==> flow/design.v <==
/*verilator lint_off MULTITOP*/
module num_rpad #(
    parameter int IN_WIDTH  = 32,
    parameter int OUT_WIDTH = 32
) (
    input  logic [ IN_WIDTH-1:0] in,
    output logic [OUT_WIDTH-1:0] out
);
  localparam int EXTEND = OUT_WIDTH - IN_WIDTH;
  assign out = {in, {EXTEND{1'b0}}};
endmodule
module num_sneg #(
    parameter int WIDTH = 32
) (
    input  logic signed [WIDTH-1:0] in,
    output logic signed [WIDTH-1:0] out
);
  assign out = -in;
endmodule
module num_sabs #(
    parameter int WIDTH = 32
) (
    input  logic signed [WIDTH-1:0] in,
    output logic signed [WIDTH-1:0] out
);
  assign out = in[WIDTH-1] ? -in : in;
endmodule
module num_min #(
    parameter int WIDTH = 32
) (
    input  logic [WIDTH-1:0] left,
    input  logic [WIDTH-1:0] right,
    output logic [WIDTH-1:0] out
);
  assign out = (left < right) ? left : right;
endmodule
module num_max #(
    parameter int WIDTH = 32
) (
    input  logic [WIDTH-1:0] left,
    input  logic [WIDTH-1:0] right,
    output logic [WIDTH-1:0] out
);
  assign out = (left > right) ? left : right;
endmodule
module num_smin #(
    parameter int WIDTH = 32
) (
    input  logic signed [WIDTH-1:0] left,
    input  logic signed [WIDTH-1:0] right,
    output logic signed [WIDTH-1:0] out
);
  assign out = (left < right) ? left : right;
endmodule
module num_smax #(
    parameter int WIDTH = 32
) (
    input  logic signed [WIDTH-1:0] left,
    input  logic signed [WIDTH-1:0] right,
    output logic signed [WIDTH-1:0] out
);
  assign out = (left > right) ? left : right;
endmodule
module num_ssignbit #(
    parameter int WIDTH = 32
) (
    input logic signed [WIDTH-1:0] in,
    output logic out
);
  assign out = in[WIDTH-1];
endmodule
module num_sadd #(
    parameter int LEFT_WIDTH = 32,
    parameter int LEFT_LSB = 0,
    parameter int RIGHT_WIDTH = 32,
    parameter int RIGHT_LSB = 0,
    parameter int OUT_WIDTH = 33
) (
    input  logic signed [ LEFT_WIDTH-1:0] left,
    input  logic signed [RIGHT_WIDTH-1:0] right,
    output logic signed [  OUT_WIDTH-1:0] out
);
  logic signed [  LEFT_LSB+LEFT_WIDTH-1:0] left_aligned;
  logic signed [RIGHT_LSB+RIGHT_WIDTH-1:0] right_aligned;
  assign left_aligned = {left, {LEFT_LSB{1'b0}}};
  assign right_aligned = {right, {RIGHT_LSB{1'b0}}};
  assign out = left_aligned + right_aligned;
endmodule
module num_smul #(
    parameter int LEFT_WIDTH = 32,
    parameter int RIGHT_WIDTH = 32,
    parameter int OUT_WIDTH = 64,
    parameter int OUT_LSB = 0
) (
    input  logic signed [ LEFT_WIDTH-1:0] left,
    input  logic signed [RIGHT_WIDTH-1:0] right,
    input  logic                          go,
    input  logic                          reset,
    input  logic                          clk,
    output logic signed [  OUT_WIDTH-1:0] out,
    output logic                          done
);
  logic [1:0] done_buffer;
  assign done = done_buffer[1];
  logic signed [       LEFT_WIDTH-1:0] left_tmp;
  logic signed [      RIGHT_WIDTH-1:0] right_tmp;
  logic signed [OUT_LSB+OUT_WIDTH-1:0] out_tmp;
  assign out = out_tmp[OUT_LSB+OUT_WIDTH-1:OUT_LSB];
  always_ff @(posedge clk) begin
    if (go) begin
      done_buffer[0] <= 1;
      done_buffer[1] <= done_buffer[0];
    end else begin
      done_buffer <= 0;
    end
  end
  always_ff @(posedge clk) begin
    if (!reset && go) begin
      left_tmp  <= left;
      right_tmp <= right;
    end else begin
      left_tmp  <= 0;
      right_tmp <= 0;
    end
  end
  always_ff @(posedge clk) begin
    if (reset) begin
      out_tmp <= 0;
    end else if (go) begin
      out_tmp <= left_tmp * right_tmp;
    end else begin
      out_tmp <= out_tmp;
    end
  end
endmodule
module smul_q31 (
    input  logic        clk,
    input  logic        reset,
    input  logic        go,
    input  logic [31:0] left,
    input  logic [31:0] right,
    output logic [31:0] out,
    output logic        done
);
  num_smul #(
      .LEFT_WIDTH (32),
      .RIGHT_WIDTH(32),
      .OUT_WIDTH  (32),
      .OUT_LSB    (31)
  ) mul (
      .left (left),
      .right(right),
      .go   (go),
      .reset(reset),
      .clk  (clk),
      .out  (out),
      .done (done)
  );
endmodule
clock: 10.2 ns
lec_check: 0
cap_margin: 20
core_margin: 6
core_utilization: 56
cts_cluster_size: 66
max_routing_layer: met4
place_density_lb_addon: 0.16
slew_margin: 20
run.sh (not shown) runs the stock make flow with config.mk's settings and CLKGATE_MAP_FILE=.
==> next run, changes <==
Settings changed: CORE_MARGIN 6 to 2, CORE_UTILIZATION 56 to 72, CTS_CLUSTER_SIZE 66 to unset, MAX_ROUTING_LAYER met4 to unset, PLACE_DENSITY set to 0.42, PLACE_DENSITY_LB_ADDON 0.16 to unset.
Clock period 10.2 ns to 9.72 ns, I/O delays scaled along.
Outcome:
- The new run completed with no timing, DRC or antenna violations
- clock-buffer cell count is unchanged
- total power rises by 7.0%
- wire length went up by 2.7%
- first-iteration DRC count rises by 18%
- setup slack is worse by 0.61 ns
- synthesized area does not change

## rev 12
Starts from the design.v that is shown in full above.
clock: 12.4 ns
lec_check: 0
abc_area: 1
cap_margin: 20
core_aspect_ratio: 0.7
core_margin: 2
core_utilization: 64
slew_margin: 20
tns_end_percent: 10
Rev 12 went all the way through the flow, and no timing, DRC or antenna check failed.
Input changes introduced in rev 13 (baseline for comparison: rev 12):
--- a/flow/config.mk
+++ b/flow/config.mk
@@ -8 +7,0 @@
-export ABC_AREA = 1
@@ -10 +8,0 @@
-export CORE_ASPECT_RATIO = 0.7
@@ -12 +10,3 @@
-export CORE_UTILIZATION = 64
+export CORE_UTILIZATION = 69
+export CTS_CLUSTER_SIZE = 95
+export SETUP_SLACK_MARGIN = 2.5
@@ -14 +13,0 @@
-export TNS_END_PERCENT = 10
==> flow/constraint.sdc <==
create_clock -name core_clock -period 10.9 [get_ports {clk}]
set_input_delay 2.1800 -clock core_clock [delete_from_list [all_inputs] [get_ports {clk}]]
set_output_delay 2.1800 -clock core_clock [all_outputs]
set_load 0.01 [all_outputs]
==> comparison <==
Via density per instance: higher on rev 13. Rev 13 reports its highest-utilization routing layer at the global route stage as met2 while rev 12 reports met1. Rev 13 | status: complete | timing, DRC, antenna: pass. Rev 13 vs. rev 12: relative area change from synthesis to final layout went up by 0.58 points. AND-OR/OR-AND share of the synthesized area (rev 13 over rev 12): increase, 1.4 points.
Power and IR drop assume default switching activity.
